pepper:
Design blockRunner, start of the top module:
module blockRunner(
    input wire CLK,              
    input wire RST_BTN,          
    output wire VGA_HS_O,        
    output wire VGA_VS_O,        
    output reg [3:0] VGA_R,      
    output reg [3:0] VGA_G,      
    output reg [3:0] VGA_B,      
    output wire a, ba, c, d, e, f, g,
    output wire a1, ba1, c1, d1, e1, f1, g1,
    output wire a2, ba2, c2, d2, e2, f2, g2,
    output wire a3, ba3, c3, d3, e3, f3, g3,
    input SW0,
    input KEY0,
    input KEY1,
    input KEY2,
    input KEY3
    );
    wire rst = ~RST_BTN;     
    reg [15:0] cnt;
    reg pix_stb;
    always @(posedge CLK)
        if (RST_BTN == 1'b0)
            {pix_stb, cnt} <= 17'd0;
        else
            {pix_stb, cnt} <= cnt + 16'h8000;   
    wire [9:0] x;   
    wire [8:0] y;   
    vga640x480 display (
        .i_clk(CLK),
        .i_pix_stb(pix_stb),
        .i_rst(rst),
        .o_hs(VGA_HS_O),
        .o_vs(VGA_VS_O),
        .o_x(x),
        .o_y(y)
    );
   	wire backDrop, sun, moon, cloud, cloud2, cloud3;
   	assign backDrop = ((x > 0) & (y > 300) & (x < 640) & (y < 477)) ? 1 : 0;
	assign sun = ((x > 475) & (y > 50) & (x < 550) & (y < 125)) ? 1 : 0;
	assign moon = ((x > 475) & (y > 50) & (x < 550) & (y < 125)) ? 1 : 0;
	assign cloud = ((x > cloud1X) & (x < cloud1Width + cloud1X) & (y > 75) & (y < 125)) ? 1 : 0;
	assign cloud2 = ((x > cloud2X) & (x < cloud2Width + cloud2X) & (y > 100) & (y < 150)) ? 1 : 0;
	assign cloud3 = ((x > cloud3X) & (x < cloud3Width + cloud3X) & (y > 85) & (y < 135)) ? 1 : 0;
	assign star = ((x > 20) & (x < 25) & (y > 50) & (y < 55)) ? 1 : 0;
  ...
Settings: LEC_CHECK=0, ABC_AREA=0, CAP_MARGIN=15, CORE_MARGIN=2, CORE_UTILIZATION=72, CTS_CLUSTER_SIZE=34, PLACE_DENSITY_LB_ADDON=0.0, SETUP_SLACK_MARGIN=3.15, SLEW_MARGIN=20; clock period 11.1 ns.
run.sh (not shown) runs the stock make flow with config.mk's settings and CLKGATE_MAP_FILE=.
## Diff of input files: zinc against pepper
# pepper
export LEC_CHECK = 0
export ABC_AREA = 0
export CAP_MARGIN = 15
export CORE_MARGIN = 2
export CORE_UTILIZATION = 72
export CTS_CLUSTER_SIZE = 34
export PLACE_DENSITY_LB_ADDON = 0.0
export SETUP_SLACK_MARGIN = 3.15
export SLEW_MARGIN = 20
create_clock -name core_clock -period 11.1 [get_ports {CLK}]
# zinc
export LEC_CHECK = 0
export CAP_MARGIN = 20
export CORE_MARGIN = 2
export CORE_UTILIZATION = 64
export SETUP_SLACK_MARGIN = 1.98
export SLEW_MARGIN = 20
create_clock -name core_clock -period 7.38 [get_ports {CLK}]
### Flow results
- Changes observed in zinc relative to pepper: delay of the slowest cell on the worst path has decreased, net switching power of the design higher, die area has increased.
- | final cell count | zinc vs pepper | about 6% higher |
- Number of clock buffer instances in the layout (zinc over pepper): increase, 6
What amber does differently from zinc at the input level:
# zinc
export LEC_CHECK = 0
export CAP_MARGIN = 20
export CORE_MARGIN = 2
export CORE_UTILIZATION = 64
export SETUP_SLACK_MARGIN = 1.98
export SLEW_MARGIN = 20
create_clock -name core_clock -period 7.38 [get_ports {CLK}]
# amber
export LEC_CHECK = 0
export CAP_MARGIN = 20
export CORE_MARGIN = 2
export CORE_UTILIZATION = 40
export SETUP_SLACK_MARGIN = 1.05
export SLEW_MARGIN = 20
create_clock -name core_clock -period 8.31 [get_ports {CLK}]
==> comparison <==
- [amber vs zinc] fraction of power spent switching nets: lower in amber
- On power share of the combinational group, the lower figure sits with amber, not zinc.
- Sequential fraction of total cell area (lower): zinc
- amber vs zinc: wire length of the first global-routing pass down by a few percent
- Changes observed in amber relative to zinc: smallest hold slack shrank by 0.0051 ns, final critical-path share of the clock period grew by 2.2 points, count of buffering cells on the critical path with inverters included dropped 7, power density over the cells dropped 10%.
- amber against zinc: required time reported for the critical path endpoint higher; post-detailed-routing wire length lower; well-tap cell count higher.
Setup changes, amber to indigo
# amber
export LEC_CHECK = 0
export CAP_MARGIN = 20
export CORE_MARGIN = 2
export CORE_UTILIZATION = 40
export SETUP_SLACK_MARGIN = 1.05
export SLEW_MARGIN = 20
create_clock -name core_clock -period 8.31 [get_ports {CLK}]
# indigo
export LEC_CHECK = 0
export CAP_MARGIN = 20
export CORE_MARGIN = 2
export CORE_UTILIZATION = 70
export CTS_CLUSTER_SIZE = 24
export SLEW_MARGIN = 20
create_clock -name core_clock -period 6.38 [get_ports {CLK}]
--- outcome ---
Between indigo and amber, it is indigo whose critical path depth in cells is higher, by 4.
Looking at cell total after placement, indigo sits 352 below amber.
Summary of indigo over amber: amount of wire on met3 after detailed routing now larger; clock share of power went down; biggest cell delay along the critical path saw a decrease; cell area power density picked up an extra about 32%.
Clock-buffer cell count in indigo is 3.6% below amber.
Core utilization: indigo higher than amber
Edits applied to the flow inputs when going from indigo to ember:
# indigo
export LEC_CHECK = 0
export CAP_MARGIN = 20
export CORE_MARGIN = 2
export CORE_UTILIZATION = 70
export CTS_CLUSTER_SIZE = 24
export SLEW_MARGIN = 20
create_clock -name core_clock -period 6.38 [get_ports {CLK}]
# ember
export LEC_CHECK = 0
export CAP_MARGIN = 20
export CORE_MARGIN = 2
export CORE_UTILIZATION = 70
export SETUP_SLACK_MARGIN = -0.27
export SLEW_MARGIN = 20
create_clock -name core_clock -period 4.64 [get_ports {CLK}]
### Flow results
Every stage of ember finished as expected; the final checks, on the other hand, flagged negative setup slack, which means the layout fails. indigo → ember: number of global-route vias before repair rose 3275, met2 track demand over resource in global routing +13 points, final layout net count up about 10%. Clock group share of total power: ember vs indigo down 1.1 points. Measured against each other, indigo and ember differ in reg2reg setup slack, the higher figure coming from indigo. On ember: antenna diode count is 2 higher than what indigo gave. ember against indigo; non-clock buffer count is up by more than 100%. Comparing length of routed wiring on met1 for indigo and ember, the bigger number came from ember. ember against indigo: total power rose by 59%; power share of the combinational group rose by 6.0 points.
Here is what was changed in the inputs of xenon compared with ember.
# ember
export LEC_CHECK = 0
export CAP_MARGIN = 20
export CORE_MARGIN = 2
export CORE_UTILIZATION = 70
export SETUP_SLACK_MARGIN = -0.27
export SLEW_MARGIN = 20
create_clock -name core_clock -period 4.64 [get_ports {CLK}]
# xenon
export LEC_CHECK = 0
export ABC_AREA = 1
export CAP_MARGIN = 40
export CORE_MARGIN = 2
export CORE_UTILIZATION = 72
export CTS_CLUSTER_SIZE = 16
export PLACE_DENSITY_LB_ADDON = 0.29
export SETUP_SLACK_MARGIN = -0.27
export SLEW_MARGIN = 20
create_clock -name core_clock -period 4.64 [get_ports {CLK}]
Findings:
- Each of ember and xenon falls short of a clean finish.
- Finished, but not clean: ember, with negative setup slack.
- On area reported by Yosys stat: between ember and xenon, it ends up lower for ember.
- Cmp xenon vs ember: mean instance size in the synthesized netlist lower in xenon
- Higher core box area goes to ember over xenon.
- Summary — post-synth design cell area, xenon relative to ember: higher, by 2.1%.
- xenon improves on ember in die outline area.
Power and IR drop assume default switching activity.
